==> flow/config.mk <==
export PLATFORM = sky130hd
export DESIGN_NAME = bolt_exec
export DESIGN_NICKNAME = bolt_exec
export VERILOG_FILES = /design/flow/design.v
export SDC_FILE = /design/flow/constraint.sdc
export NUM_CORES = 4
export LEC_CHECK = 0
export ABC_AREA = 1
export CAP_MARGIN = 20
export CORE_ASPECT_RATIO = 0.54
export CORE_MARGIN = 2
export CORE_UTILIZATION = 40
export SETUP_SLACK_MARGIN = 1.03
export SLEW_MARGIN = 20
export TNS_END_PERCENT = 5
==> flow/constraint.sdc <==
create_clock -name core_clock -period 3.75 [get_ports {clk}]
set_input_delay 0.7500 -clock core_clock [delete_from_list [all_inputs] [get_ports {clk}]]
set_output_delay 0.7500 -clock core_clock [all_outputs]
set_load 0.01 [all_outputs]
==> flow/run.sh <==
#!/bin/bash
# the make line also repeats each setting of config.mk as NAME=value (left out here)
make -C /OpenROAD-flow-scripts/flow DESIGN_CONFIG=/design/flow/config.mk WORK_HOME=/design/flow/orfs CLKGATE_MAP_FILE= finish
==> flow/design.v <==
module control(
    input logic [6:0]op_cc, 
    input logic [2:0]fun3_c, 
    input logic [6:0]fun7_c, 
    input logic calu_br, 
    output logic cmem_wr, 
    output logic cbr, 
    output logic cmem_rd, 
    output logic creg_wr, 
    output logic cmem_reg, 
    output logic [5:0] calu_op, 
    output logic [2:0] cop_a, 
    output logic cop_b, 
    output logic i_type,  
    output logic r_type,
    output logic s_type,
    output logic sb_type,
    output logic u_type,
    output logic uj_type
);
    localparam  
                R_TYPE = 7'b0110011 , 
                R_TYPEW = 7'b0111011 , 
                I_TYPEL = 7'b0000011 , 
                I_TYPE = 7'b0010011 , 
                I_TYPEW = 7'b0011011 , 
                I_TYPEJ = 7'b1100111 , 
                I_TYPEE = 7'b1100111 , 
                S_TYPE = 7'b0100011 , 
                SB_TYPE = 7'b1100011 , 
                U_TYPE = 7'b0010111 , 
                UJ_TYPE = 7'b1101111 ; 
    assign creg_wr = ( (op_cc == R_TYPE) | (op_cc == R_TYPEW) | (op_cc == I_TYPE) | (op_cc == I_TYPEW)
                        | (op_cc == I_TYPEJ) | (op_cc == I_TYPEL) | (op_cc == U_TYPE) | (op_cc == UJ_TYPE)
                        | (op_cc == 7'h37)  
                      ) ? 1'b1 : 1'b0 ;
    assign cop_a = ( (op_cc == R_TYPE) | (op_cc == R_TYPEW) | (op_cc == I_TYPE) | (op_cc == I_TYPEW) | (op_cc == I_TYPEJ)
                        | (op_cc == I_TYPEL) | (op_cc == SB_TYPE)
                    ) ? 1'b1 : 1'b0 ;
    assign cop_b = ( (op_cc == R_TYPE) | (op_cc == R_TYPEW) | (op_cc == SB_TYPE) | (op_cc == S_TYPE)
                    ) ? 1'b1 : 1'b0 ;
    assign cmem_wr = (op_cc == S_TYPE) ? 1'b1 : 1'b0 ;
    assign cmem_rd = (op_cc == I_TYPEL) ? 1'b1 : 1'b0 ;
    assign cmem_reg = (op_cc == I_TYPEL) ? 1'b1 : 1'b0 ;
    assign cbr = (op_cc == SB_TYPE) && (calu_br == 1'b1) ? 1'b1 : 1'b0 ;
    assign i_type = ( (op_cc == I_TYPE) | (op_cc == I_TYPEE) | (op_cc == I_TYPEJ) | (op_cc == I_TYPEL)
                     | (op_cc == I_TYPEW) ) ? 1'b1 : 1'b0 ; 
    assign r_type = ( (op_cc == R_TYPE) | (op_cc == R_TYPEW) ) ? 1'b1 : 1'b0 ;
    assign s_type = (op_cc == S_TYPE) ? 1'b1 : 1'b0 ;
    assign sb_type = (op_cc == SB_TYPE) ? 1'b1 : 1'b0 ;
    assign u_type = (op_cc == U_TYPE) ? 1'b1 : 1'b0 ;
    assign uj_type = (op_cc == UJ_TYPE) ? 1'b1 : 1'b0 ;
    assign calu_op =   ((op_cc == 7'h03) && (fun3_c == 3'h0)) ? 6'd1 :  
                       ((op_cc == 7'h03) && (fun3_c == 3'h1)) ? 6'd2 :   
                       ((op_cc == 7'h03) && (fun3_c == 3'h2)) ? 6'd3 :   
                       ((op_cc == 7'h03) && (fun3_c == 3'h3)) ? 6'd4 :   
                       ((op_cc == 7'h03) && (fun3_c == 3'h4)) ? 6'd5 :   
                       ((op_cc == 7'h03) && (fun3_c == 3'h5)) ? 6'd6 :   
                       ((op_cc == 7'h03) && (fun3_c == 3'h6)) ? 6'd7 :   
                       ((op_cc == 7'h13) && (fun3_c == 3'h0)) ? 6'd8 :   
                       ((op_cc == 7'h13) && (fun3_c == 3'h1) && (fun7_c == 7'h0)) ? 6'd9 :   
                       ((op_cc == 7'h13) && (fun3_c == 3'h2)) ? 6'd10 :   
                       ((op_cc == 7'h13) && (fun3_c == 3'h3)) ? 6'd11 :   
                       ((op_cc == 7'h13) && (fun3_c == 3'h4)) ? 6'd12 :   
                       ((op_cc == 7'h13) && (fun3_c == 3'h5) && (fun7_c == 7'h00)) ? 6'd13 :   
                       ((op_cc == 7'h13) && (fun3_c == 3'h5) && (fun7_c == 7'h20)) ? 6'd14 :   
                       ((op_cc == 7'h13) && (fun3_c == 3'h6)) ? 6'd15 :   
                       ((op_cc == 7'h13) && (fun3_c == 3'h7)) ? 6'd16 :   
                       ((op_cc == 7'h17)) ? 6'd17 :   
                       ((op_cc == 7'h23) && (fun3_c == 3'h0)) ? 6'd18 :   
                       ((op_cc == 7'h23) && (fun3_c == 3'h1)) ? 6'd19 :   
                       ((op_cc == 7'h23) && (fun3_c == 3'h2)) ? 6'd20 :   
                       ((op_cc == 7'h23) && (fun3_c == 3'h3)) ? 6'd21 :   
                       ((op_cc == 7'h33) && (fun3_c == 3'h0) && (fun7_c == 7'h00)) ? 6'd22 :   
                       ((op_cc == 7'h33) && (fun3_c == 3'h0) && (fun7_c == 7'h20)) ? 6'd23 :   
                       ((op_cc == 7'h33) && (fun3_c == 3'h1) && (fun7_c == 7'h00)) ? 6'd24 :   
                       ((op_cc == 7'h33) && (fun3_c == 3'h2) && (fun7_c == 7'h00)) ? 6'd25 :   
                       ((op_cc == 7'h33) && (fun3_c == 3'h3) && (fun7_c == 7'h00)) ? 6'd26 :   
                       ((op_cc == 7'h33) && (fun3_c == 3'h4) && (fun7_c == 7'h00)) ? 6'd27 :   
                       ((op_cc == 7'h33) && (fun3_c == 3'h5) && (fun7_c == 7'h00)) ? 6'd28 :   
                       ((op_cc == 7'h33) && (fun3_c == 3'h5) && (fun7_c == 7'h20)) ? 6'd29 :   
                       ((op_cc == 7'h33) && (fun3_c == 3'h6) && (fun7_c == 7'h00)) ? 6'd30 :   
                       ((op_cc == 7'h33) && (fun3_c == 3'h7) && (fun7_c == 7'h00)) ? 6'd31 :   
                       ((op_cc == 7'h37)) ? 6'd32 :   
                       ((op_cc == 7'h63) && (fun3_c == 3'h0)) ? 6'd33 :   
                       ((op_cc == 7'h63) && (fun3_c == 3'h1)) ? 6'd34 :   
                       ((op_cc == 7'h63) && (fun3_c == 3'h4)) ? 6'd35 :   
                       ((op_cc == 7'h63) && (fun3_c == 3'h5)) ? 6'd36 :   
                       ((op_cc == 7'h63) && (fun3_c == 3'h6)) ? 6'd37 :   
                       ((op_cc == 7'h63) && (fun3_c == 3'h7)) ? 6'd38 :   
                       ((op_cc == 7'h67) && (fun3_c == 3'h0)) ? 6'd39 :   
                       ((op_cc == 7'h6F)) ? 6'd40 : 6'd0 ;  
endmodule
module imm_gen(
        input logic [31:0] instr,  
        output logic [31:0] imm  
    );
    always_comb begin
        imm = 32'd0;
        if (instr[6:0] == 7'h03 || instr[6:0] == 7'h13 || instr[6:0] == 7'h1B || instr[6:0] == 7'h67 || instr[6:0] == 7'h73)begin  
            imm = {{20{instr[31]}}, {instr [31:20]}};
        end
        else if (instr[6:0] == 7'h23)begin  
            imm = { {20{instr[31]}}, {instr [31:25],instr [11:7]}};
        end
        else if (instr[6:0] == 7'h63)begin  
            imm = { {19{instr[31]}},instr[31],instr[7],instr [30:25] ,instr[11:8],1'b0 };
        end
        else if (instr[6:0] == 7'h17 || instr[6:0] == 7'h37)begin  
            imm = {instr[31:12],12'b0};
        end
        else if (instr[6:0] == 7'h6F)begin  
            imm = { {11{instr[31]}}, instr[31], instr[19:12], instr[20], instr[30:21], 1'b0};
        end
    end
endmodule
module alu(
    input logic clk,
    input logic rst,  
    input logic [31:0] aop_a,
    input logic [31:0] aop_b,
    input logic [31:0] aimm,
    input logic [5:0] alu_op,
    input logic [31:0] apc,
    output logic cond,  
    output logic branch,
    output logic [31:0] result
);
always_comb begin
    cond = 1'b0;
    if (alu_op ==  6'd33)begin  
        if (aop_a == aop_b)begin
            cond = 1'b1;
        end 
    end
    if (alu_op ==  6'd34)begin  
        if (aop_a != aop_b)begin
            cond = 1'b1;
        end 
    end
    if (alu_op == 6'd35)begin  
        if ($signed(aop_a) < $signed(aop_b))begin
            cond = 1'b1;
        end 
    end
    if (alu_op == 6'd36)begin  
        if ($signed(aop_a) >= $signed(aop_b))begin
            cond = 1'b1;
        end     
    end
    if ($unsigned(alu_op) == $unsigned(6'd37))begin  
        if (aop_a < aop_b)begin
            cond = 1'b1;
        end 
    end
    if ($unsigned(alu_op) ==  $unsigned(6'd38))begin  
        if (aop_a >= aop_b)begin
            cond = 1'b1;
        end 
    end
end
always_ff @(posedge clk) begin
    if (rst == 1'b1)begin
        result <= 32'd0;
        branch <= 1'b0;
    end
    else begin
    branch <= cond;
    if (alu_op ==  6'd1)begin  
        result <= aop_a + aimm;
    end
    if (alu_op ==  6'd2)begin  
        result <= aop_a + aimm;
    end
    if (alu_op ==  6'd3)begin  
        result <= aop_a + aimm;
    end
    if (alu_op ==  6'd4)begin  
        result <= aop_a + aimm;
    end
    if (alu_op ==  6'd5)begin  
        result <= aop_a + aimm;
    end
    if (alu_op ==  6'd6)begin  
        result <= aop_a + aimm;
    end
    if (alu_op ==  6'd7)begin  
        result <= aop_a + aimm;
    end
    if (alu_op ==  6'd8)begin  
        result <= aop_a + aimm;
    end
    if (alu_op ==  6'd9)begin  
        result <= aop_a << aimm[4:0];
    end
    if (alu_op ==  6'd10)begin  
        result <= $signed(aop_a) < $signed(aimm) ? 32'd1 : 32'd0;
    end
    if ($unsigned(alu_op) == $unsigned(6'd11))begin  
        result <= aop_a < aimm ? 32'd1 : 32'd0;
    end
    if (alu_op ==  6'd12)begin  
        result <= aop_a ^ aimm;
    end
    if (alu_op ==  6'd13)begin  
        result <= aop_a >> aimm[4:0];
    end
    if (alu_op ==  6'd14)begin  
        result <= $signed(aop_a) >>> aimm[4:0];
    end
    if (alu_op ==  6'd15)begin  
        result <= aop_a | aimm;
    end
    if (alu_op ==  6'd16)begin  
        result <= aop_a & aimm;
    end
    if (alu_op ==  6'd17)begin  
        result <= apc + aimm;
    end
    if (alu_op ==  6'd18)begin  
        result <= aop_a + aimm;
    end
    if (alu_op ==  6'd19)begin  
        result <= aop_a + aimm;
    end
    if (alu_op ==  6'd20)begin  
        result <= aop_a + aimm;
    end
    if (alu_op ==  6'd21)begin  
        result <= aop_a + aimm;
    end
    if (alu_op ==  6'd22)begin  
        result <= aop_a + aop_b;
    end
    if (alu_op ==  6'd23)begin  
        result <= aop_a - aop_b;
    end
    if (alu_op ==  6'd24)begin  
        result <= aop_a << aop_b[4:0];
    end
    if (alu_op ==  6'd25)begin  
        result <= $signed(aop_a) < $signed(aop_b) ? 32'd1 : 32'd0;
    end
    if ($unsigned(alu_op) ==  $unsigned(6'd26))begin  
        result <= aop_a < aop_b ? 32'd1 : 32'd0;
    end
    if (alu_op ==  6'd27)begin  
        result <= aop_a ^ aop_b;
    end
    if (alu_op ==  6'd28)begin  
        result <= aop_a >> aop_b[4:0];
    end
    if (alu_op ==  6'd29)begin  
        result <= $signed(aop_a) >>> aop_b[4:0];
    end
    if (alu_op ==  6'd30)begin  
        result <= aop_a | aop_b;
    end
    if (alu_op ==  6'd31)begin  
        result <= aop_a & aop_b;
    end
    if (alu_op ==  6'd32)begin  
        result <= aimm;
    end
    if (alu_op ==  6'd39)begin  
        result <= apc + 32'd4;
    end
    if (alu_op ==  6'd40)begin  
        result <= apc + 32'd4;
    end
    end
end
endmodule
module ifu(
    input logic ibranch,  
    input logic i_typej,  
    input logic sb_type,  
    input logic uj_type,  
    input logic [31:0] iop_a,  
    input logic [31:0] imm,
    input logic [31:0] pci,  
    input logic clk, 
    input logic rst,  
    output logic [31:0] pc  
);
always_ff @(posedge clk) begin
    if (rst == 1'b1)begin
    pc <= 32'd0;
    end
    else if (sb_type == 1'b1 && ibranch == 1'b1)begin  
    pc <= pci + imm;
    end
    else if (i_typej == 1'b1)begin  
    pc <= (iop_a + imm) & 32'hFFFF_FFFE;
    end
    else if (uj_type == 1'b1)begin  
    pc <= pci + imm;
    end
    else begin
        pc <= pci + 32'd4;
    end
end
endmodule
module bolt_exec(
    input logic clk,
    input logic rst,  
    input logic [31:0] instr,  
    input logic [31:0] rs1,  
    input logic [31:0] rs2,  
    input logic [31:0] pc,  
    output logic [31:0] result,  
    output logic [31:0] next_pc,  
    output logic branch,  
    output logic reg_wr,  
    output logic mem_wr,  
    output logic mem_rd  
);
    logic cmem_wr, cbr, cmem_rd, creg_wr, cmem_reg, cop_b;
    logic [2:0] cop_a;
    logic [5:0] calu_op;
    logic i_type, r_type, s_type, sb_type, u_type, uj_type;
    logic [31:0] imm;
    logic cond;
    control u_control (
        .op_cc(instr[6:0]), .fun3_c(instr[14:12]), .fun7_c(instr[31:25]), .calu_br(cond),
        .cmem_wr(cmem_wr), .cbr(cbr), .cmem_rd(cmem_rd), .creg_wr(creg_wr), .cmem_reg(cmem_reg),
        .calu_op(calu_op), .cop_a(cop_a), .cop_b(cop_b),
        .i_type(i_type), .r_type(r_type), .s_type(s_type), .sb_type(sb_type), .u_type(u_type),
        .uj_type(uj_type)
    );
    imm_gen u_imm_gen (.instr(instr), .imm(imm));
    alu u_alu (
        .clk(clk), .rst(rst), .aop_a(rs1), .aop_b(rs2), .aimm(imm), .alu_op(calu_op), .apc(pc),
        .cond(cond), .branch(branch), .result(result)
    );
    ifu u_ifu (
        .ibranch(cbr), .i_typej(calu_op == 6'd39), .sb_type(sb_type), .uj_type(calu_op == 6'd40),
        .iop_a(rs1), .imm(imm), .pci(pc), .clk(clk), .rst(rst), .pc(next_pc)
    );
    always_ff @(posedge clk) begin
        if (rst == 1'b1)begin
            reg_wr <= 1'b0;
            mem_wr <= 1'b0;
            mem_rd <= 1'b0;
        end
        else begin
            reg_wr <= creg_wr;
            mem_wr <= cmem_wr;
            mem_rd <= cmem_rd;
        end
    end
endmodule
==> GITHUB_STEP_SUMMARY, run 1 <==
## PnR job results

| Metric | Value |
|---|---|
| Tot GR Track Use | 51.3% |
| Combinational group power | 4390 uW |
| Hold WC Path Type | flip-flop to flip-flop |
| AO/OA Area Share | 19.7% |
| Status | complete, but fails checks |
| CP peak stage delay | 280 ps |
| Register share of total power | 12.7% |
| CP Data Required Time | 3990 ps |
| Die width | 340 um |
| Layout Skew | 0 ps |
| # Max-Cap Violations | 0 |
| Pre-Place Util | 40.5% |
| NetSw | 2920 uW |
| Final wirelength | 170,000 um |
| Crit path setup slack, layout | -1180 ps |
| Fin util | 66.9% |
| R2r setup slk | 3010 ps |
| Fin area | 0.0403 mm2 |
| Area delta synth->final | 65.2% |
| Arr. time, crit path | 5170 ps |
| Combinational Power Share | 72.3% |
| Placer Congestion | 1.17 |
| Total power | 6070 uW |
| Post-synthesis adder-cell area fraction | 12.8% |
| Post-synthesis simple-gate area fraction | 44.0% |
| Iter 0 DRT Violations | 6,775 |
| Fmax | 203 MHz |
| Net Sw Frac | 48.1% |
| Crit path capture | u_alu.result[30] |
| Most frequent CP cell | nand2_1 |
| CP startpoint | instr[2] |
| Slew margin rel. | 48.6% |
| Number of global-route vias before repair | 35,800 |
| Met2 Use GR | 65.1% |
| WP depth | 47 |
| Global-route wire length before repair | 237,000 um |
| Initial antenna violation count | 13 |
| Actual slew at the worst max-slew pin | 771 ps |
| Fin crit share | 132% |
| GR peak layer | met1 |
| Rows | 66 |
| Largest power group | combinational logic |
| Pint | 3150 uW |
| Non-Filler Instances | 6,803 |
| Ys async rst share | 0% |
| Synth Area in XOR/XNOR | 4.31% |
| Crit path max-delay family | simple AND/OR/NAND/NOR gates |
| Met1 Track Usage GR | 71.3% |
| VDD IR-drop max | 0.205 mV |
| Port Buffers | 197 |
| Dpl hpwl | 139,000 um |
| Sequential power | 769 uW |
| Worst flop-to-flop path startpoint | u_alu.result[31] |
| Die height | 185 um |
| WS Path Type | input port to flip-flop |
| Number of library cell types mapped by synthesis | 52 |
| H-tree levels | 3 |
| DR pass1 iterations | 9 |
| Hold Fails Final Rpt | 0 |
| Io pins | 198 |
| Buf/Inv on CP | 11 |
| Antenna Nets Post-Route | 0 |
| Syn Area/Cell | 5.21 um2 |
| Clk network pwr share | 15.0% |
| RSZ-0062 raised after global routing | true |
| CTS Root Cell | clkbuf_16 |
| Clk pin slew, worst setup/hold paths | 70 ps |
| Fin crit period | 4930 ps |
| R2r worst-path depth | 2 |
| Die area | 0.0631 mm2 |
| PwrDens | 151 mW/mm2 |
| Area leader share | 24.5% |
| Largest net degree at the start of global routing | 64 |
| Top cells by count | 1,590 x nand2_1, 554 x inv_1, 489 x nand3_1 |
| R2r endpoint | u_alu.result[31] |
| Hold endpoint | u_alu.result[0] |
| Ys flop type | dfxtp_1 |
| Post-Syn Area | 0.0244 mm2 |
| Synth area leaders | nand2_1 24%, ha_1 12%, nand3_1 10% |
| Synth top cell by count | nand2_1 |
| Dpl cells | 6,718 |
| Log Warnings | 176 |
| Violated checks | negative setup slack |
| Yosys cell count | 4,678 |
| Gr ovfl total | 0 |
| CTS Buf Count | 9 |
| Met3 Use GR | 25.7% |
| Clock latency (worst-skew pair) | 360 ps |
| Post-synth EDFFs | 0 |
| DR WL/cell | 25.0 um |
| Slowest CP cell | ha_4 |
| Yosys top cell by area | nand2_1 |
| Setup crit end kind | flip-flop |
| Post-DP Area | 0.0370 mm2 |
| Final hold slack | 457 ps |
| Clock sink count | 68 |
| Residual DRC count | 0 |
| Hold Startpoint | u_alu.result[0] |
| Cell count after synthesis | 4,678 |
| Syn nets | 5,055 |
| Final Max-Slew Violation Tally | 0 |
| Hold depth | 2 |
| Via density | 5.88 |
| Post-synth regs | 68 |
| Core ar. | 0.0602 mm2 |
| Crit path max fanout | 7 |
| Final setup violation count | 65 |
| Area fraction in mux cells | 0% |
| Post-layout nets | 6,352 |
| Crit path launch type | input port |
| P_clk | 914 uW |
| Pleak | 0.0211 uW |
| Clk buf depth | 2 |
| DR vias | 40,000 |
| Synthesis area per yosys | 0.0244 mm2 |
| Sequential share of the synthesized area | 5.58% |
| Synth warnings | 4 |
| Largest logic family | simple AND/OR/NAND/NOR gates |
| CTS tree | done |
[per-stage QoR]
step | setup slack [ps] | setup TNS, ps
2_1_floorplan | -465 | -14420
3_3_place_gp | -2140 | -111050
3_5_place_dp | -2240 | -114390
4_1_cts | -925 | -51310
5_1_grt | -1360 | -70520
6_report | -1180 | -63490
[layout make-up]
cell class	instances	area (um2)
Timing Repair Buffer	1527	13000
Fill cell	5565	19900
Tap cell	816	1020
Inverter	594	2290
Antenna cell	7	17.5
Clock buffer	13	250
Clock inverter	3	46.3
Multi-Input combinational cell	3775	22300
Sequential cell	68	1360
[repair_timing]
item	in CTS	in global routing
gates cloned	4	0
setup buffers	47	11
hold endpoints to repair	0	0
pin swaps	137	97
setup endpoints to repair	65	65
gates resized	451	210
hold buffers	0	0
[routing by layer]
metal / wire, um / vias up / part of all wire (%)
met5: 257 / - / 0.15
met1: 69900 / 18400 / 41
met2: 60100 / 3402 / 35
met4: 8630 / 10 / 5.1
li1: - / 17700 / -
met3: 31500 / 519 / 18
==> run 2, diff against run 1 <==
- ABC_AREA: 1 -> not set
- CORE_ASPECT_RATIO: 0.54 -> 0.91
- CORE_UTILIZATION: 40 -> 72
- CTS_CLUSTER_SIZE: not set -> 25
- HOLD_SLACK_MARGIN: not set -> 0.29
- PLACE_DENSITY_LB_ADDON: not set -> 0.01
- SETUP_SLACK_MARGIN: 1.03 -> 0.73
- TNS_END_PERCENT: 5 -> not set
- clock period: 3.75 -> 2.52 ns (I/O delays scaled with it)
==> GITHUB_STEP_SUMMARY, run 2 <==
### Flow metrics

| Metric | Value |
|---|---|
| Status | stopped before the end |
| Fail Step | 3_5_place_dp |
| Stop err | [ERROR DPL-0038] Utilization greater than 100%, impossible to legalize |
| Post-synthesis simple-gate area fraction | 24.6% |
| Die area | 0.0366 mm2 |
| Placer Congestion | 1.78 |
| Synth Area in XOR/XNOR | 4.09% |
| Post-synth EDFFs | 0 |
| Area leader share | 12.0% |
| Io pins | 198 |
| Port Buffers | 197 |
| Syn nets | 4,212 |
| Ys async rst share | 0% |
| Yosys top cell by area | ha_1 |
| Post-Syn Area | 0.0253 mm2 |
| Die height | 183 um |
| Core ar. | 0.0346 mm2 |
| Number of library cell types mapped by synthesis | 112 |
| Cell count after synthesis | 3,835 |
| Ys flop type | dfxtp_1 |
| Synth top cell by count | a21oi_1 |
| Die width | 200 um |
| Post-synthesis adder-cell area fraction | 12.3% |
| Rows | 65 |
| Synth area leaders | ha_1 12%, a21oi_1 7.6%, dfxtp_1 5.4% |
| Pre-Place Util | 73.0% |
| Yosys cell count | 3,835 |
| Synth warnings | 4 |
| Top cells by count | 386 x a21oi_1, 358 x nand2_1, 349 x nor2_1 |
| AO/OA Area Share | 41.4% |
| Synthesis area per yosys | 0.0253 mm2 |
| Area fraction in mux cells | 4.54% |
| Post-synth regs | 68 |
| Largest logic family | AND-OR/OR-AND gates |
| Sequential share of the synthesized area | 5.39% |
| Syn Area/Cell | 6.59 um2 |
[run 2: through the flow]
step              power [uW]  cells
global placement        7030   5679
floorplan               3900   3835
==> run 3, diff against run 2 <==
- ABC_AREA: not set -> 1
- CORE_ASPECT_RATIO: 0.91 -> not set
- CORE_UTILIZATION: 72 -> 50
- CTS_CLUSTER_SIZE: 25 -> not set
- HOLD_SLACK_MARGIN: 0.29 -> 0.3
- PLACE_DENSITY_LB_ADDON: 0.01 -> not set
- SETUP_SLACK_MARGIN: 0.73 -> -0.43
- TNS_END_PERCENT: not set -> 5
- clock period: 2.52 -> 4.78 ns (I/O delays scaled with it)
==> GITHUB_STEP_SUMMARY, run 3 <==
## PnR job results

| Metric | Value |
|---|---|
| Syn Area/Cell | 5.21 um2 |
| Slowest CP cell | nor2_1 |
| P_clk | 751 uW |
| Post-synthesis adder-cell area fraction | 12.8% |
| Pleak | 0.0197 uW |
| Worst slack, placed | -1350 ps |
| Dpl hpwl | 123,000 um |
| Seq. cell area | 0.00136 mm2 |
| Most frequent CP cell | nand2_1 |
| Final setup violation count | 64 |
| Ys async rst share | 0% |
| Tot GR Track Use | 58.2% |
| CP startpoint | instr[5] |
| Area leader share | 24.5% |
| Rows | 80 |
| Via density | 6.24 |
| Largest power group | combinational logic |
| CP peak stage delay | 390 ps |
| Io pins | 198 |
| Clock sink count | 68 |
| Crit path max fanout | 5 |
| Area fraction in mux cells | 0% |
| Dpl cells | 6,352 |
| Crit path max-delay family | simple AND/OR/NAND/NOR gates |
| Sequential share of the synthesized area | 5.58% |
| Iter 0 DRT Violations | 7,411 |
| Synth area leaders | nand2_1 24%, ha_1 12%, nand3_1 10% |
| Log Warnings | 176 |
| Residual DRC count | 0 |
| Hold endpoint | u_alu.result[23] |
| Cell count after synthesis | 4,678 |
| Clk buf depth | 2 |
| Core ar. | 0.0479 mm2 |
| Status | complete, but fails checks |
| Total power | 4670 uW |
| Violated checks | negative setup slack |
| Synthesis area per yosys | 0.0244 mm2 |
| Top cells by count | 1,590 x nand2_1, 554 x inv_1, 489 x nand3_1 |
| Syn nets | 5,055 |
| Crit path launch type | input port |
| DR WL/cell | 25.1 um |
| Arr. time, crit path | 5900 ps |
| Fin util | 76.0% |
| H-tree levels | 3 |
| WP depth | 34 |
| DR vias | 40,000 |
| Buf/Inv on CP | 5 |
| RSZ-0062 raised after global routing | true |
| Synth warnings | 4 |
| DR pass1 iterations | 12 |
| Combinational Power Share | 70.9% |
| Post-synthesis simple-gate area fraction | 44.0% |
| Initial antenna violation count | 14 |
| Register share of total power | 13.0% |
| Pre-Place Util | 50.9% |
| AO/OA Area Share | 19.7% |
| Hold WC Path Type | flip-flop to flip-flop |
| Worst flop-to-flop path startpoint | u_alu.result[26] |
| WS Path Type | input port to flip-flop |
| Fin crit period | 5660 ps |
| Global-route wire length before repair | 219,000 um |
| Hold Fails Final Rpt | 0 |
| Largest logic family | simple AND/OR/NAND/NOR gates |
| R2r endpoint | u_alu.result[26] |
| Crit path setup slack, layout | -878 ps |
| Die height | 225 um |
| Number of global-route vias before repair | 35,000 |
| Number of library cell types mapped by synthesis | 52 |
| Final Max-Slew Violation Tally | 0 |
| Gr ovfl total | 0 |
| Slew margin rel. | 18.7% |
| Layout Skew | 0 ps |
| Fin crit share | 118% |
| Final hold slack | 476 ps |
| Hold Startpoint | u_alu.result[23] |
| Fmax | 177 MHz |
| Combinational group power | 3310 uW |
| Clk network pwr share | 16.1% |
| Pint | 2340 uW |
| Synth Area in XOR/XNOR | 4.31% |
| Yosys top cell by area | nand2_1 |
| Final wirelength | 161,000 um |
| CTS tree | done |
| Post-layout nets | 6,163 |
| CTS Root Cell | clkbuf_16 |
| CTS Buf Count | 9 |
| Antenna Nets Post-Route | 0 |
| CP Data Required Time | 5020 ps |
| R2r setup slk | 3830 ps |
| Post-synth regs | 68 |
| Ys flop type | dfxtp_1 |
| Port Buffers | 197 |
| Actual slew at the worst max-slew pin | 1210 ps |
| Crit path capture | u_alu.result[16] |
| VDD IR-drop max | 0.281 mV |
| Fillcell total | 3,838 |
| Cts-stage hold buffer count | 0 |
| Yosys cell count | 4,678 |
| Die area | 0.0506 mm2 |
| Setup crit end kind | flip-flop |
| Area delta synth->final | 49.3% |
| Logic area | 0.0208 mm2 |
| R2r worst-path depth | 2 |
| Post-synth EDFFs | 0 |
| Hold depth | 2 |
| Largest net degree at the start of global routing | 44 |
| Die width | 225 um |
| Net Sw Frac | 50.0% |
| Clock latency (worst-skew pair) | 370 ps |
| Post-Syn Area | 0.0244 mm2 |
| Non-Filler Instances | 6,412 |
| NetSw | 2330 uW |
| Placer Congestion | 1.22 |
| Synth top cell by count | nand2_1 |
| PwrDens | 128 mW/mm2 |
| # Max-Cap Violations | 0 |
| Clk pin slew, worst setup/hold paths | 70 ps |
| Sequential power | 607 uW |
==> run 3: metrics by stage <==
stage	instance area, um2	TNS, ps
finish	36400	-28000
CTS	35400	-20130
global route	36400	-36220
global placement	34700	-46940
floorplan	24400	-707
detailed placement	34700	-53030
==> run 3: cell type report <==
cell class / count / area share (%)
repair inverters: 1 / 0.0103
multi-input cells: 3777 / 57.1
clock inverters: 7 / 0.227
flip-flops and latches: 68 / 3.74
inverters: 594 / 6.17
clock buffers: 9 / 0.618
well taps: 615 / 2.11
diodes: 6 / 0.0412
repair buffers: 1335 / 30.0
==> run 3: what timing repair did <==
action / in CTS / in global routing
gates cloned: 1 / 2
gates resized: 86 / 230
endpoints found under the setup margin: 23 / 64
endpoints found under the hold margin: 0 / 0
buffers inserted: 11 / 29
pin swaps: 10 / 57
==> run 3: per-layer routing <==
metal,track usage (%),up-vias,part of all wire (%)
met4,45.5,18,11
li1,-,17300,-
met1,69.1,17500,34
met2,76.9,3964,36
met3,31.3,1201,20
met5,0.782,-,0.15
==> run 4, diff against run 3 <==
- ABC_AREA: 1 -> not set
- CORE_UTILIZATION: 50 -> 40
- SETUP_SLACK_MARGIN: -0.43 -> 1.07
- TNS_END_PERCENT: 5 -> not set
- clock period: 4.78 -> 6.5 ns (I/O delays scaled with it)
==> GITHUB_STEP_SUMMARY, run 4 <==
## PnR job results

| Metric | Value |
|---|---|
| Status | complete, no violations |
| Tot GR Track Use | 60.5% |
| R2r worst-path depth | 4 |
| Crit path max-delay family | simple AND/OR/NAND/NOR gates |
| P_clk | 717 uW |
| Crit path capture | u_alu.result[12] |
| Combinational group power | 2260 uW |
| Register share of total power | 13.9% |
| Pleak | 0.0140 uW |
| Post-synth regs | 68 |
| Placer Congestion | 1.23 |
| Ys async rst share | 0% |
| Max Used Layer | met5 |
| WP depth | 15 |
| Fmax | 180 MHz |
| H-tree levels | 3 |
| RSZ-0062 raised after global routing | false |
| Residual DRC count | 0 |
| Post-Syn Area | 0.0253 mm2 |
| Port Buffers | 197 |
| Crit-path cells | clkdlybuf4s50_1 > buf_4 > nand2b_1 > nand2_1 > o21ai_0 > buf_4 > nand3_1 > nor4_4 > nand2_1 > o21a_2 > buf_4 > nor2_1 > nand2_2 > a211oi_1 > a211o_1 |
| NetSw | 1780 uW |
| Wire length on met2 | 73,700 um |
| Largest logic family | AND-OR/OR-AND gates |
| DR vias | 39,900 |
| Largest net degree at the start of global routing | 51 |
| Gr ovfl total | 0 |
| Post-layout nets | 4,673 |
| R2r endpoint | u_alu.result[24] |
| Setup TNS | 0 ps |
| Hold endpoint | u_alu.result[28] |
| Area fraction in mux cells | 4.54% |
| Buf/Inv on CP | 4 |
| Initial antenna violation count | 25 |
| Sequential share of the synthesized area | 5.39% |
| DR WL/cell | 40.3 um |
| Io pins | 198 |
| Dpl hpwl | 161,000 um |
| CP Data Required Time | 6880 ps |
| Final Max-Slew Violation Tally | 0 |
| Clk buf depth | 2 |
| Crit path max fanout | 21 |
| Synth top cell by count | a21oi_1 |
| Clk network pwr share | 20.8% |
| Syn Area/Cell | 6.59 um2 |
| Global-route wire length before repair | 282,000 um |
| CP startpoint | instr[14] |
| Final hold slack | 513 ps |
| Die area | 0.0652 mm2 |
| Syn nets | 4,212 |
| Total power | 3460 uW |
| CP peak stage delay | 670 ps |
| Via density | 7.72 |
| Post-synthesis simple-gate area fraction | 24.6% |
| Pre-Place Util | 40.3% |
| Cell count after synthesis | 3,835 |
| Hold Startpoint | u_alu.result[28] |
| Synth Area in XOR/XNOR | 4.09% |
| Synthesis area per yosys | 0.0253 mm2 |
| Die height | 255 um |
| PwrDens | 105 mW/mm2 |
| R2r setup slk | 5110 ps |
| Fin area | 0.0328 mm2 |
| Post-synth EDFFs | 0 |
| CTS tree | done |
| Hold depth | 2 |
| Die width | 255 um |
| Largest power group | combinational logic |
| Actual slew at the worst max-slew pin | 1170 ps |
| WS Path Type | input port to flip-flop |
| VDD IR-drop max | 0.158 mV |
| Fin crit share | 85.7% |
| Pint | 1670 uW |
| Slowest CP cell | clkdlybuf4s50_1 |
| Hold WC Path Type | flip-flop to flip-flop |
| Synth warnings | 4 |
| Ys flop type | dfxtp_1 |
| Post-synthesis adder-cell area fraction | 12.3% |
| Synth area leaders | ha_1 12%, a21oi_1 7.6%, dfxtp_1 5.4% |
| AO/OA Area Share | 41.4% |
| Clk pin slew, worst setup/hold paths | 80 ps |
| Setup crit end kind | flip-flop |
| Core ar. | 0.0627 mm2 |
| Slew margin rel. | 21.7% |
| DR pass1 iterations | 11 |
| Number of library cell types mapped by synthesis | 112 |
| Final wirelength | 209,000 um |
| Final setup violation count | 0 |
| Worst flop-to-flop path startpoint | u_alu.result[24] |
| Post-DP Area | 0.0313 mm2 |
| Yosys cell count | 3,835 |
| Rows | 92 |
| Fin crit period | 5570 ps |
| # Max-Cap Violations | 0 |
| Arr. time, crit path | 5950 ps |
| Combinational Power Share | 65.4% |
| Antenna Nets Post-Route | 0 |
| Most frequent CP cell | buf_4 |
| Top cells by count | 386 x a21oi_1, 358 x nand2_1, 349 x nor2_1 |
| Area leader share | 12.0% |
| Crit path launch type | input port |
| Number of global-route vias before repair | 36,000 |
| Iter 0 DRT Violations | 7,968 |
| Log Warnings | 174 |
| Hold Fails Final Rpt | 0 |
| CTS Root Cell | clkbuf_16 |
| Yosys top cell by area | ha_1 |
| Area delta synth->final | 29.8% |
| Sequential power | 480 uW |
| Clock latency (worst-skew pair) | 420 ps |
| CTS Buf Count | 9 |
| Met1 Wirelength | 71,800 um |
| Routed length on met3 | 39,900 um |
| Net Sw Frac | 51.6% |
| Fin util | 52.3% |
| Clock sink count | 68 |
| Layout Skew | 0 ps |
## run 4: final cells by class
type | count | area, um2
antenna | 24 | 60.1
inverter | 159 | 607
multi-input combinational | 3298 | 23000
fill | 6418 | 29900
tap | 846 | 1060
clock inverter | 7 | 139
timing repair buffer | 760 | 6390
clock buffer | 9 | 225
sequential | 68 | 1360
## run 4: routing by layer
metal  vias to the layer above  global-route usage, %
met2                      4430                   77.2
met5                         -                   3.58
li1                      15500                      -
met1                     18500                   69.3
met4                        20                   48.7
met3                      1426                   39.0
## run 4: repair_timing
action	CTS	global route
endpoints found under the setup margin	65	64
setup buffers	7	18
hold buffers	0	0
resized	116	157
cloned	0	1
pin swaps	17	39
endpoints found under the hold margin	0	0
## run 4: through the flow
stage / std cells / setup slack, ps
floorplan: 3835 / 1100
global placement: 5105 / -453
detailed placement: 5105 / -502
CTS: 5128 / 1050
global route: 5149 / 1000
finish: 5171 / 931
==> run 5, diff against run 4 <==
- CELL_PAD_IN_SITES_DETAIL_PLACEMENT: not set -> 2
- CORE_UTILIZATION: 40 -> 28
- CTS_CLUSTER_SIZE: not set -> 53
- HOLD_SLACK_MARGIN: 0.3 -> not set
- MAX_ROUTING_LAYER: not set -> met4
- PLACE_DENSITY_LB_ADDON: not set -> 0.13
- SETUP_SLACK_MARGIN: 1.07 -> 0.5
- SLEW_MARGIN: 20 -> 0
- clock period: 6.5 -> 3.64 ns (I/O delays scaled with it)
==> GITHUB_STEP_SUMMARY, run 5 <==
### Flow metrics

| Metric | Value |
|---|---|
| Syn Area/Cell | 6.59 um2 |
| Die area | 0.0927 mm2 |
| Stop err | [ERROR DPL-0033] detailed placement checks failed during check placement. |
| Cell count after synthesis | 3,835 |
| Post-synthesis adder-cell area fraction | 12.3% |
| Yosys top cell by area | ha_1 |
| AO/OA Area Share | 41.4% |
| Rows | 110 |
| Placer Congestion | 1.15 |
| Post-synth regs | 68 |
| Port Buffers | 197 |
| Synth area leaders | ha_1 12%, a21oi_1 7.6%, dfxtp_1 5.4% |
| Dpl hpwl | 244,000 um |
| Post-DP Area | 0.0423 mm2 |
| Area fraction in mux cells | 4.54% |
| Status | stopped before the end |
| Number of library cell types mapped by synthesis | 112 |
| Synth Area in XOR/XNOR | 4.09% |
| Post-Syn Area | 0.0253 mm2 |
| Die width | 304 um |
| Area leader share | 12.0% |
| Post-synth EDFFs | 0 |
| Post-synthesis simple-gate area fraction | 24.6% |
| Top cells by count | 386 x a21oi_1, 358 x nand2_1, 349 x nor2_1 |
| Synth warnings | 4 |
| Largest logic family | AND-OR/OR-AND gates |
| Ys async rst share | 0% |
| Sequential share of the synthesized area | 5.39% |
| Die height | 304 um |
| Fail Step | 4_1_cts |
| Syn nets | 4,212 |
| Synth top cell by count | a21oi_1 |
| Synthesis area per yosys | 0.0253 mm2 |
| Ys flop type | dfxtp_1 |
| Core ar. | 0.0897 mm2 |
| Io pins | 198 |
| Yosys cell count | 3,835 |
| Pre-Place Util | 28.2% |
## run 5: stage by stage
stage / hold slack, ps / cells / setup slack, ps
2_1_floorplan: 503 / 3835 / -737
3_3_place_gp: 478 / 6658 / -2400
3_5_place_dp: 516 / 6659 / -2750
==> run 6, diff against run 5 <==
- ABC_AREA: not set -> 1
- CELL_PAD_IN_SITES_DETAIL_PLACEMENT: 2 -> not set
- CORE_ASPECT_RATIO: not set -> 0.5
- CORE_UTILIZATION: 28 -> 72
- CTS_CLUSTER_DIAMETER: not set -> 296
- CTS_CLUSTER_SIZE: 53 -> 100
- MAX_ROUTING_LAYER: met4 -> not set
- PLACE_DENSITY_LB_ADDON: 0.13 -> not set
- SLEW_MARGIN: 0 -> 20
- TNS_END_PERCENT: not set -> 10
- clock period: 3.64 -> 2.24 ns (I/O delays scaled with it)
==> GITHUB_STEP_SUMMARY, run 6 <==
### Flow metrics

| Metric | Value |
|---|---|
| Largest logic family | simple AND/OR/NAND/NOR gates |
| Sequential share of the synthesized area | 5.58% |
| Synth Area in XOR/XNOR | 4.31% |
| AO/OA Area Share | 19.7% |
| Synth area leaders | nand2_1 24%, ha_1 12%, nand3_1 10% |
| Cell count after synthesis | 4,678 |
| Status | stopped before the end |
| Port Buffers | 197 |
| Syn Area/Cell | 5.21 um2 |
| Pre-Place Util | 73.4% |
| Rows | 47 |
| Area leader share | 24.5% |
| Post-Syn Area | 0.0244 mm2 |
| Ys flop type | dfxtp_1 |
| Die width | 264 um |
| Top cells by count | 1,590 x nand2_1, 554 x inv_1, 489 x nand3_1 |
| Syn nets | 5,055 |
| Synthesis area per yosys | 0.0244 mm2 |
| Core ar. | 0.0332 mm2 |
| Fail Step | 3_5_place_dp |
| Post-synthesis simple-gate area fraction | 44.0% |
| Post-synth regs | 68 |
| Synth warnings | 4 |
| Post-synthesis adder-cell area fraction | 12.8% |
| Number of library cell types mapped by synthesis | 52 |
| Area fraction in mux cells | 0% |
| Yosys cell count | 4,678 |
| Die area | 0.0355 mm2 |
| Placer Congestion | 1.45 |
| Stop err | [ERROR DPL-0038] Utilization greater than 100%, impossible to legalize |
| Synth top cell by count | nand2_1 |
| Yosys top cell by area | nand2_1 |
| Post-synth EDFFs | 0 |
| Die height | 134 um |
| Ys async rst share | 0% |
| Io pins | 198 |
## run 6: per-stage QoR
stage,instances,worst slack (ps),setup TNS (ps)
2_1_floorplan,4678,-1670,-91420
3_3_place_gp,6241,-3290,-162500
==> run 7, diff against run 6 <==
- CORE_ASPECT_RATIO: 0.5 -> not set
- CORE_UTILIZATION: 72 -> 40
- CTS_CLUSTER_DIAMETER: 296 -> not set
- CTS_CLUSTER_SIZE: 100 -> not set
- HOLD_SLACK_MARGIN: not set -> 0.3
- SETUP_SLACK_MARGIN: 0.5 -> 1.07
- TNS_END_PERCENT: 10 -> 5
- clock period: 2.24 -> 3.82 ns (I/O delays scaled with it)
==> GITHUB_STEP_SUMMARY, run 7 <==
## PnR job results

| Metric | Value |
|---|---|
| Buf/Inv on CP | 6 |
| Clock sink count | 68 |
| DR WL/cell | 24.6 um |
| Clk network pwr share | 15.9% |
| Clock latency (worst-skew pair) | 360 ps |
| Post-synthesis adder-cell area fraction | 12.8% |
| PwrDens | 152 mW/mm2 |
| Log Warnings | 176 |
| Hold depth | 2 |
| Crit path max fanout | 6 |
| Most frequent CP cell | nand2_1 |
| Hold endpoint | u_alu.result[16] |
| Number of library cell types mapped by synthesis | 52 |
| Net Sw Frac | 48.1% |
| Largest logic family | simple AND/OR/NAND/NOR gates |
| Largest net degree at the start of global routing | 55 |
| Pint | 3160 uW |
| Pleak | 0.0212 uW |
| P_clk | 968 uW |
| Setup crit end kind | flip-flop |
| Port Buffers | 197 |
| RSZ-0062 raised after global routing | true |
| Pre-Place Util | 40.4% |
| Sequential share of the synthesized area | 5.58% |
| Synth area leaders | nand2_1 24%, ha_1 12%, nand3_1 10% |
| Clk pin slew, worst setup/hold paths | 60 ps |
| R2r worst-path depth | 2 |
| Dpl hpwl | 137,000 um |
| VDD IR-drop max | 0.361 mV |
| Fmax | 202 MHz |
| Fin crit share | 129% |
| Actual slew at the worst max-slew pin | 732 ps |
| CP Data Required Time | 4080 ps |
| DR vias | 39,200 |
| Die width | 251 um |
| NetSw | 2930 uW |
| Yosys top cell by area | nand2_1 |
| Post-layout nets | 6,403 |
| CP peak stage delay | 390 ps |
| Combinational Power Share | 71.6% |
| Post-synth EDFFs | 0 |
| R2r endpoint | u_alu.result[20] |
| Area delta synth->final | 64.0% |
| Top cells by count | 1,590 x nand2_1, 554 x inv_1, 489 x nand3_1 |
| Arr. time, crit path | 5200 ps |
| Slew margin rel. | 51.2% |
| Cell count after synthesis | 4,678 |
| H-tree levels | 3 |
| Post-synthesis simple-gate area fraction | 44.0% |
| Residual DRC count | 0 |
| WP depth | 38 |
| CTS tree | done |
| Fin util | 66.3% |
| CP startpoint | instr[5] |
| Crit path max-delay family | simple AND/OR/NAND/NOR gates |
| Hold Startpoint | u_alu.result[16] |
| Fin crit period | 4940 ps |
| Worst flop-to-flop path startpoint | u_alu.result[20] |
| Sequential power | 758 uW |
| Final wirelength | 168,000 um |
| Layout Skew | 0 ps |
| Crit path launch type | input port |
| Hold Fails Final Rpt | 0 |
| Ys async rst share | 0% |
| Synth top cell by count | nand2_1 |
| Placer Congestion | 1.19 |
| Crit path capture | u_alu.result[22] |
| CTS Buf Count | 9 |
| Area leader share | 24.5% |
| Via density | 5.75 |
| Clk buf depth | 2 |
| Status | complete, but fails checks |
| Register share of total power | 12.5% |
| Ys flop type | dfxtp_1 |
| Yosys cell count | 4,678 |
| R2r setup slk | 2940 ps |
| Global-route wire length before repair | 237,000 um |
| Final setup violation count | 65 |
| WS Path Type | input port to flip-flop |
| Synthesis area per yosys | 0.0244 mm2 |
| Final Max-Slew Violation Tally | 0 |
| Synth warnings | 4 |
| Largest power group | combinational logic |
| Slowest CP cell | fa_2 |
| Iter 0 DRT Violations | 5,057 |
| Area fraction in mux cells | 0% |
| Rows | 90 |
| AO/OA Area Share | 19.7% |
| Antenna Nets Post-Route | 0 |
| Violated checks | negative setup slack |
| Crit path setup slack, layout | -1120 ps |
| Io pins | 198 |
| Hold WC Path Type | flip-flop to flip-flop |
| Setup TNS | -54,830 ps |
| Combinational group power | 4360 uW |
| # Max-Cap Violations | 0 |
| Syn Area/Cell | 5.21 um2 |
| Post-Syn Area | 0.0244 mm2 |
| Die area | 0.0630 mm2 |
| Number of global-route vias before repair | 36,800 |
| Final hold slack | 468 ps |
| Die height | 251 um |
| Tot GR Track Use | 50.8% |
| Core ar. | 0.0604 mm2 |
| Synth Area in XOR/XNOR | 4.31% |
| Syn nets | 5,055 |
| CTS Root Cell | clkbuf_16 |
| DR pass1 iterations | 7 |
| Post-synth regs | 68 |
| Gr ovfl total | 0 |
| Initial antenna violation count | 7 |
[run 7: cell type report]
cell class | count | area, um2
multi-input combinational | 3775 | 22000
fill | 5618 | 20400
timing repair buffer | 1578 | 13000
inverter | 594 | 2280
sequential | 68 | 1360
tap | 782 | 978
clock buffer | 10 | 229
clock inverter | 6 | 95.1
antenna | 5 | 12.5
[run 7: through the flow]
step / cell area [um2] / cells / setup WS [ps] / total power [uW]
finish: 40000 / 6818 / -1120 / 6090
global route: 40000 / 6814 / -1290 / 6320
CTS: 39000 / 6791 / -835 / 5770
detailed placement: 37100 / 6728 / -2210 / 4620
global placement: 37100 / 6728 / -2200 / 4600
floorplan: 24900 / 4678 / -409 / 2380
[run 7: metal layers]
layer,part of all wire (%),track usage [%]
met2,39,72.6
met1,38,63.9
met3,15,18.2
met4,8.4,33.7
met5,0.015,0
[run 7: what timing repair did]
item / 4_1_cts / 5_1_grt
hold buffers: 0 / 0
gates cloned: 2 / 0
setup endpoints to repair: 65 / 65
hold endpoints to repair: 0 / 0
resized: 375 / 216
buffers inserted: 45 / 22
pin swaps: 97 / 104
==> run 8, diff against run 7 <==
- CAP_MARGIN: 20 -> 40
- CELL_PAD_IN_SITES_GLOBAL_PLACEMENT: not set -> 2
- CORE_MARGIN: 2 -> 8
- CORE_UTILIZATION: 40 -> 60
- CTS_CLUSTER_SIZE: not set -> 22
- GPL_TIMING_DRIVEN: not set -> 0
- HOLD_SLACK_MARGIN: 0.3 -> not set
- SETUP_SLACK_MARGIN: 1.07 -> 0.5
- TNS_END_PERCENT: 5 -> 60
- clock period: 3.82 -> 6.54 ns (I/O delays scaled with it)
==> GITHUB_STEP_SUMMARY, run 8 <==
### Flow metrics

| Metric | Value |
|---|---|
| Die height | 218 um |
| Die area | 0.0474 mm2 |
| Synth area leaders | nand2_1 24%, ha_1 12%, nand3_1 10% |
| Post-synth regs | 68 |
| Stop err | [ERROR GPL-0301] Utilization 131.249 % exceeds 100%. |
| Largest logic family | simple AND/OR/NAND/NOR gates |
| Syn Area/Cell | 5.21 um2 |
| Cell count after synthesis | 4,678 |
| Area leader share | 24.5% |
| Status | stopped before the end |
| Post-synthesis simple-gate area fraction | 44.0% |
| Area fraction in mux cells | 0% |
| Sequential share of the synthesized area | 5.58% |
| Top cells by count | 1,590 x nand2_1, 554 x inv_1, 489 x nand3_1 |
| Post-synth EDFFs | 0 |
| Yosys top cell by area | nand2_1 |
| Synthesis area per yosys | 0.0244 mm2 |
| Post-synthesis adder-cell area fraction | 12.8% |
| Syn nets | 5,055 |
| Ys flop type | dfxtp_1 |
| Rows | 74 |
| Post-Syn Area | 0.0244 mm2 |
| Yosys cell count | 4,678 |
| Synth warnings | 4 |
| AO/OA Area Share | 19.7% |
| Number of library cell types mapped by synthesis | 52 |
| Die width | 218 um |
| Core ar. | 0.0405 mm2 |
| Pre-Place Util | 60.3% |
| Synth Area in XOR/XNOR | 4.31% |
| Synth top cell by count | nand2_1 |
| Fail Step | 3_1_place_gp_skip_io |
| Ys async rst share | 0% |
==> run 9, diff against run 8 <==
- ABC_AREA: 1 -> not set
- CAP_MARGIN: 40 -> 20
- CELL_PAD_IN_SITES_GLOBAL_PLACEMENT: 2 -> not set
- CORE_MARGIN: 8 -> 2
- CORE_UTILIZATION: 60 -> 66
- CTS_CLUSTER_SIZE: 22 -> not set
- GPL_TIMING_DRIVEN: 0 -> not set
- SETUP_SLACK_MARGIN: 0.5 -> 0.91
- TNS_END_PERCENT: 60 -> not set
- clock period: 6.54 -> 6.22 ns (I/O delays scaled with it)
==> GITHUB_STEP_SUMMARY, run 9 <==
### Flow metrics

| Metric | Value |
|---|---|
| Clock sink count | 68 |
| Cell count after synthesis | 3,835 |
| Post-synth EDFFs | 0 |
| Clk buf depth | 2 |
| Post-synth regs | 68 |
| H-tree levels | 3 |
| CTS Root Cell | clkbuf_16 |
| Synth top cell by count | a21oi_1 |
| Area fraction in mux cells | 4.54% |
| Area leader share | 12.0% |
| Die area | 0.0399 mm2 |
| Worst slack, placed | -239 ps |
| Syn Area/Cell | 6.59 um2 |
| Io pins | 198 |
| Post-synthesis adder-cell area fraction | 12.3% |
| Sequential share of the synthesized area | 5.39% |
| Tot GR Track Use | 89.9% |
| Stop err | [ERROR GRT-0116] Global routing finished with congestion. Check the congestion regions in the DRC Viewer. |
| Die width | 200 um |
| Rows | 71 |
| Die height | 200 um |
| Synth warnings | 4 |
| Ys async rst share | 0% |
| Synth area leaders | ha_1 12%, a21oi_1 7.6%, dfxtp_1 5.4% |
| Synthesis area per yosys | 0.0253 mm2 |
| Port Buffers | 197 |
| Synth Area in XOR/XNOR | 4.09% |
| Pre-Place Util | 67.1% |
| Gr ovfl total | 988 |
| Post-synthesis simple-gate area fraction | 24.6% |
| Yosys cell count | 3,835 |
| CTS Buf Count | 9 |
| Ys flop type | dfxtp_1 |
| Cts-stage hold buffer count | 0 |
| Yosys top cell by area | ha_1 |
| Status | stopped before the end |
| Dpl hpwl | 125,000 um |
| Dpl cells | 4,659 |
| Post-Syn Area | 0.0253 mm2 |
| Syn nets | 4,212 |
| Placer Congestion | 1.56 |
| Core ar. | 0.0377 mm2 |
| Largest logic family | AND-OR/OR-AND gates |
| Number of library cell types mapped by synthesis | 112 |
| Top cells by count | 386 x a21oi_1, 358 x nand2_1, 349 x nor2_1 |
| AO/OA Area Share | 41.4% |
| Fail Step | 5_1_grt |
-- run 9: timing repair --
item                                    in CTS
gates resized                              124
pin swaps                                   25
buffers inserted                            11
cloned                                       0
endpoints found under the setup margin      65
-- run 9: per-stage QoR --
stage / cell area [um2] / setup TNS, ps
2_1_floorplan: 25300 / 0
3_3_place_gp: 30000 / -226
3_5_place_dp: 30000 / -1060
4_1_cts: 30800 / 0
-- run 9: per-layer routing --
metal  GRT usage [%]  overflow
met1            88.1        95
met2             102       547
met3            80.4        66
met4            89.2       273
met5            67.2         7
==> run 10, diff against run 9 <==
- CORE_UTILIZATION: 66 -> 57
- SETUP_SLACK_MARGIN: 0.91 -> not set
- TNS_END_PERCENT: not set -> 5
- clock period: 6.22 -> 5.18 ns (I/O delays scaled with it)
==> GITHUB_STEP_SUMMARY, run 10 <==
### Flow metrics

| Metric | Value |
|---|---|
| Placer Congestion | 1.46 |
| Ys async rst share | 0% |
| Stop err | [ERROR GRT-0116] Global routing finished with congestion. Check the congestion regions in the DRC Viewer. |
| Number of library cell types mapped by synthesis | 112 |
| Die height | 215 um |
| Gr ovfl total | 710 |
| Cell count after synthesis | 3,835 |
| Synth warnings | 4 |
| Clock sink count | 68 |
| Synthesis area per yosys | 0.0253 mm2 |
| Synth top cell by count | a21oi_1 |
| Synth area leaders | ha_1 12%, a21oi_1 7.6%, dfxtp_1 5.4% |
| Yosys top cell by area | ha_1 |
| Syn nets | 4,212 |
| Synth Area in XOR/XNOR | 4.09% |
| H-tree levels | 3 |
| Core ar. | 0.0440 mm2 |
| Tot GR Track Use | 88.2% |
| Top cells by count | 386 x a21oi_1, 358 x nand2_1, 349 x nor2_1 |
| Clk buf depth | 2 |
| Io pins | 198 |
| Post-Syn Area | 0.0253 mm2 |
| Status | stopped before the end |
| AO/OA Area Share | 41.4% |
| Post-synth EDFFs | 0 |
| CTS Root Cell | clkbuf_16 |
| CTS Buf Count | 9 |
| Area leader share | 12.0% |
| Post-synth regs | 68 |
| Post-synthesis simple-gate area fraction | 24.6% |
| Rows | 77 |
| Ys flop type | dfxtp_1 |
| Largest logic family | AND-OR/OR-AND gates |
| Die area | 0.0460 mm2 |
| Post-synthesis adder-cell area fraction | 12.3% |
| Port Buffers | 197 |
| Dpl hpwl | 142,000 um |
| Sequential share of the synthesized area | 5.39% |
| Area fraction in mux cells | 4.54% |
| Yosys cell count | 3,835 |
| Fail Step | 5_1_grt |
| Syn Area/Cell | 6.59 um2 |
| Die width | 215 um |
| Pre-Place Util | 57.4% |
## run 10: repair_timing
action | 4_1_cts
endpoints found under the setup margin | 57
hold buffers | 0
pin swaps | 35
resized | 106
buffers inserted | 11
## run 10: metrics by stage
| stage | setup slack (ps) | utilization [%] | instance area (um2) | cells | setup TNS [ps] |
|---|---|---|---|---|---|
| 2_1_floorplan | -65.3 | - | 25300 | 3835 | -147 |
| 3_3_place_gp | -1160 | 80.3 | 35400 | 5427 | -36500 |
| 3_5_place_dp | -1370 | 80.3 | 35400 | 5427 | -45170 |
| 4_1_cts | -93.0 | 82.2 | 36200 | 5453 | -514 |
## run 10: per-layer routing
metal / GRT overflow / track usage, %
met1: 42 / 87.2
met2: 383 / 98.9
met3: 44 / 80.3
met4: 236 / 87.7
met5: 5 / 57.2
==> run 11, diff against run 10 <==
- CORE_ASPECT_RATIO: not set -> 0.88
- CORE_UTILIZATION: 57 -> 72
- CTS_CLUSTER_DIAMETER: not set -> 224
- CTS_CLUSTER_SIZE: not set -> 25
- PLACE_DENSITY_LB_ADDON: not set -> 0.01
- SETUP_SLACK_MARGIN: not set -> 0.72
- TNS_END_PERCENT: 5 -> not set
- clock period: 5.18 -> 2.52 ns (I/O delays scaled with it)
==> GITHUB_STEP_SUMMARY, run 11 <==
### Flow metrics

| Metric | Value |
|---|---|
| Die area | 0.0366 mm2 |
| Top cells by count | 386 x a21oi_1, 358 x nand2_1, 349 x nor2_1 |
| Stop err | [ERROR DPL-0038] Utilization greater than 100%, impossible to legalize |
| Synth area leaders | ha_1 12%, a21oi_1 7.6%, dfxtp_1 5.4% |
| Cell count after synthesis | 3,835 |
| Fail Step | 3_5_place_dp |
| Ys async rst share | 0% |
| Pre-Place Util | 72.9% |
| Area fraction in mux cells | 4.54% |
| Ys flop type | dfxtp_1 |
| Die width | 204 um |
| Placer Congestion | 1.84 |
| Sequential share of the synthesized area | 5.39% |
| Post-synth EDFFs | 0 |
| Rows | 64 |
| Post-synthesis simple-gate area fraction | 24.6% |
| Post-synthesis adder-cell area fraction | 12.3% |
| Yosys top cell by area | ha_1 |
| Status | stopped before the end |
| Synth top cell by count | a21oi_1 |
| Syn Area/Cell | 6.59 um2 |
| Number of library cell types mapped by synthesis | 112 |
| Area leader share | 12.0% |
| Die height | 180 um |
| Syn nets | 4,212 |
| Synthesis area per yosys | 0.0253 mm2 |
| Largest logic family | AND-OR/OR-AND gates |
| Io pins | 198 |
| AO/OA Area Share | 41.4% |
| Synth Area in XOR/XNOR | 4.09% |
| Post-synth regs | 68 |
| Core ar. | 0.0347 mm2 |
| Port Buffers | 197 |
| Synth warnings | 4 |
| Post-Syn Area | 0.0253 mm2 |
| Yosys cell count | 3,835 |
[run 11: per-stage QoR]
step / hold WS [ps] / setup WS (ps) / instances / instance area, um2 / total power (uW)
after floorplan: 503 / -1630 / 3835 / 26200 / 3900
after global placement: 486 / -2500 / 5690 / 38900 / 7040
==> run 12, diff against run 11 <==
- ABC_AREA: not set -> 1
- CORE_ASPECT_RATIO: 0.88 -> not set
- CTS_CLUSTER_DIAMETER: 224 -> not set
- CTS_CLUSTER_SIZE: 25 -> not set
- PLACE_DENSITY_LB_ADDON: 0.01 -> not set
- SETUP_SLACK_MARGIN: 0.72 -> 0.5
- clock period: 2.52 -> 4.77 ns (I/O delays scaled with it)
==> GITHUB_STEP_SUMMARY, run 12 <==
### Flow metrics

| Metric | Value |
|---|---|
| Status | stopped before the end |
| Port Buffers | 197 |
| Largest logic family | simple AND/OR/NAND/NOR gates |
| Post-synth regs | 68 |
| Syn Area/Cell | 5.21 um2 |
| Rows | 67 |
| Post-synthesis simple-gate area fraction | 44.0% |
| Fail Step | 3_5_place_dp |
| Yosys top cell by area | nand2_1 |
| Cell count after synthesis | 4,678 |
| Synth area leaders | nand2_1 24%, ha_1 12%, nand3_1 10% |
| Stop err | [ERROR DPL-0038] Utilization greater than 100%, impossible to legalize |
| Area leader share | 24.5% |
| Ys async rst share | 0% |
| Synth top cell by count | nand2_1 |
| Placer Congestion | 1.48 |
| Synth Area in XOR/XNOR | 4.31% |
| Core ar. | 0.0334 mm2 |
| Top cells by count | 1,590 x nand2_1, 554 x inv_1, 489 x nand3_1 |
| Post-synthesis adder-cell area fraction | 12.8% |
| Synthesis area per yosys | 0.0244 mm2 |
| Ys flop type | dfxtp_1 |
| Number of library cell types mapped by synthesis | 52 |
| Yosys cell count | 4,678 |
| Area fraction in mux cells | 0% |
| Io pins | 198 |
| Die width | 188 um |
| Die area | 0.0354 mm2 |
| Post-synth EDFFs | 0 |
| Post-Syn Area | 0.0244 mm2 |
| Pre-Place Util | 72.9% |
| Die height | 188 um |
| Sequential share of the synthesized area | 5.58% |
| Synth warnings | 4 |
| AO/OA Area Share | 19.7% |
| Syn nets | 5,055 |
-- run 12: stage by stage --
| stage | setup WS [ps] | hold slack (ps) |
|---|---|---|
| 3_3_place_gp | -871 | 452 |
| 2_1_floorplan | 356 | 486 |
==> run 13, diff against run 12 <==
- ABC_AREA: 1 -> not set
- CORE_UTILIZATION: 72 -> 56
- TNS_END_PERCENT: not set -> 35
- clock period: 4.77 -> 5.67 ns (I/O delays scaled with it)
==> GITHUB_STEP_SUMMARY, run 13 <==
### Flow metrics

| Metric | Value |
|---|---|
| Status | stopped before the end |
| Fail Step | 5_1_grt |
| Stop err | [ERROR GRT-0116] Global routing finished with congestion. Check the congestion regions in the DRC Viewer. |
| Post-Syn Area | 0.0253 mm2 |
| Post-synth EDFFs | 0 |
| Post-synth regs | 68 |
| Synth top cell by count | a21oi_1 |
| Number of library cell types mapped by synthesis | 112 |
| Syn nets | 4,212 |
| Post-synthesis simple-gate area fraction | 24.6% |
| Die width | 216 um |
| Clk buf depth | 2 |
| Core ar. | 0.0444 mm2 |
| Port Buffers | 197 |
| Gr ovfl total | 383 |
| H-tree levels | 3 |
| Rows | 77 |
| Cell count after synthesis | 3,835 |
| Yosys top cell by area | ha_1 |
| Ys async rst share | 0% |
| Largest logic family | AND-OR/OR-AND gates |
| Tot GR Track Use | 83.2% |
| Dpl hpwl | 137,000 um |
| Synthesis area per yosys | 0.0253 mm2 |
| Die height | 216 um |
| Syn Area/Cell | 6.59 um2 |
| Area fraction in mux cells | 4.54% |
| Synth Area in XOR/XNOR | 4.09% |
| Placer Congestion | 1.51 |
| CTS Root Cell | clkbuf_16 |
| Worst slack, placed | -780 ps |
| Clock sink count | 68 |
| Synth warnings | 4 |
| Pre-Place Util | 56.9% |
| Io pins | 198 |
| Yosys cell count | 3,835 |
| CTS Buf Count | 9 |
| Dpl cells | 5,149 |
| Synth area leaders | ha_1 12%, a21oi_1 7.6%, dfxtp_1 5.4% |
| Ys flop type | dfxtp_1 |
| Die area | 0.0468 mm2 |
| Area leader share | 12.0% |
| Post-synthesis adder-cell area fraction | 12.3% |
| AO/OA Area Share | 41.4% |
| Sequential share of the synthesized area | 5.39% |
| Top cells by count | 386 x a21oi_1, 358 x nand2_1, 349 x nor2_1 |
==> run 13: routing by layer <==
| layer | track usage [%] | GRT overflow |
|---|---|---|
| met1 | 84.3 | 19 |
| met2 | 94.0 | 159 |
| met3 | 74.1 | 42 |
| met4 | 79.2 | 161 |
| met5 | 50.4 | 2 |
==> run 13: stage by stage <==
step	hold slack (ps)	cell area, um2
detailed placement	508	33400
floorplan	503	25300
CTS	519	34400
global placement	501	33400
==> run 13: repair_timing <==
item,CTS
gates resized,131
hold buffers,0
endpoints found under the setup margin,49
pin swaps,48
setup buffers,16
cloned,1
==> run 14, diff against run 13 <==
- ABC_AREA: not set -> 1
- CORE_UTILIZATION: 56 -> 72
- CTS_CLUSTER_DIAMETER: not set -> 114
- PLACE_DENSITY_LB_ADDON: not set -> 0.27
- SETUP_SLACK_MARGIN: 0.5 -> -0.26
- TNS_END_PERCENT: 35 -> not set
- clock period: 5.67 -> 3.88 ns (I/O delays scaled with it)
==> GITHUB_STEP_SUMMARY, run 14 <==
### Flow metrics

| Metric | Value |
|---|---|
| Number of library cell types mapped by synthesis | 52 |
| Stop err | [ERROR DPL-0038] Utilization greater than 100%, impossible to legalize |
| Area leader share | 24.5% |
| Sequential share of the synthesized area | 5.58% |
| Synth warnings | 4 |
| Cell count after synthesis | 4,678 |
| Placer Congestion | 1.44 |
| Ys flop type | dfxtp_1 |
| Rows | 67 |
| Ys async rst share | 0% |
| Synth Area in XOR/XNOR | 4.31% |
| Syn Area/Cell | 5.21 um2 |
| AO/OA Area Share | 19.7% |
| Post-synthesis adder-cell area fraction | 12.8% |
| Core ar. | 0.0334 mm2 |
| Post-synth EDFFs | 0 |
| Io pins | 198 |
| Post-synthesis simple-gate area fraction | 44.0% |
| Die area | 0.0354 mm2 |
| Synthesis area per yosys | 0.0244 mm2 |
| Pre-Place Util | 72.9% |
| Yosys cell count | 4,678 |
| Die height | 188 um |
| Status | stopped before the end |
| Die width | 188 um |
| Synth area leaders | nand2_1 24%, ha_1 12%, nand3_1 10% |
| Port Buffers | 197 |
| Area fraction in mux cells | 0% |
| Post-synth regs | 68 |
| Post-Syn Area | 0.0244 mm2 |
| Yosys top cell by area | nand2_1 |
| Fail Step | 3_5_place_dp |
| Syn nets | 5,055 |
| Synth top cell by count | nand2_1 |
| Top cells by count | 1,590 x nand2_1, 554 x inv_1, 489 x nand3_1 |
| Largest logic family | simple AND/OR/NAND/NOR gates |
## run 14: per-stage QoR
stage             hold WS, ps  total power (uW)  worst slack (ps)
floorplan                 486              2360              -357
global placement          461              4080             -1720
Power and IR drop assume default switching activity.
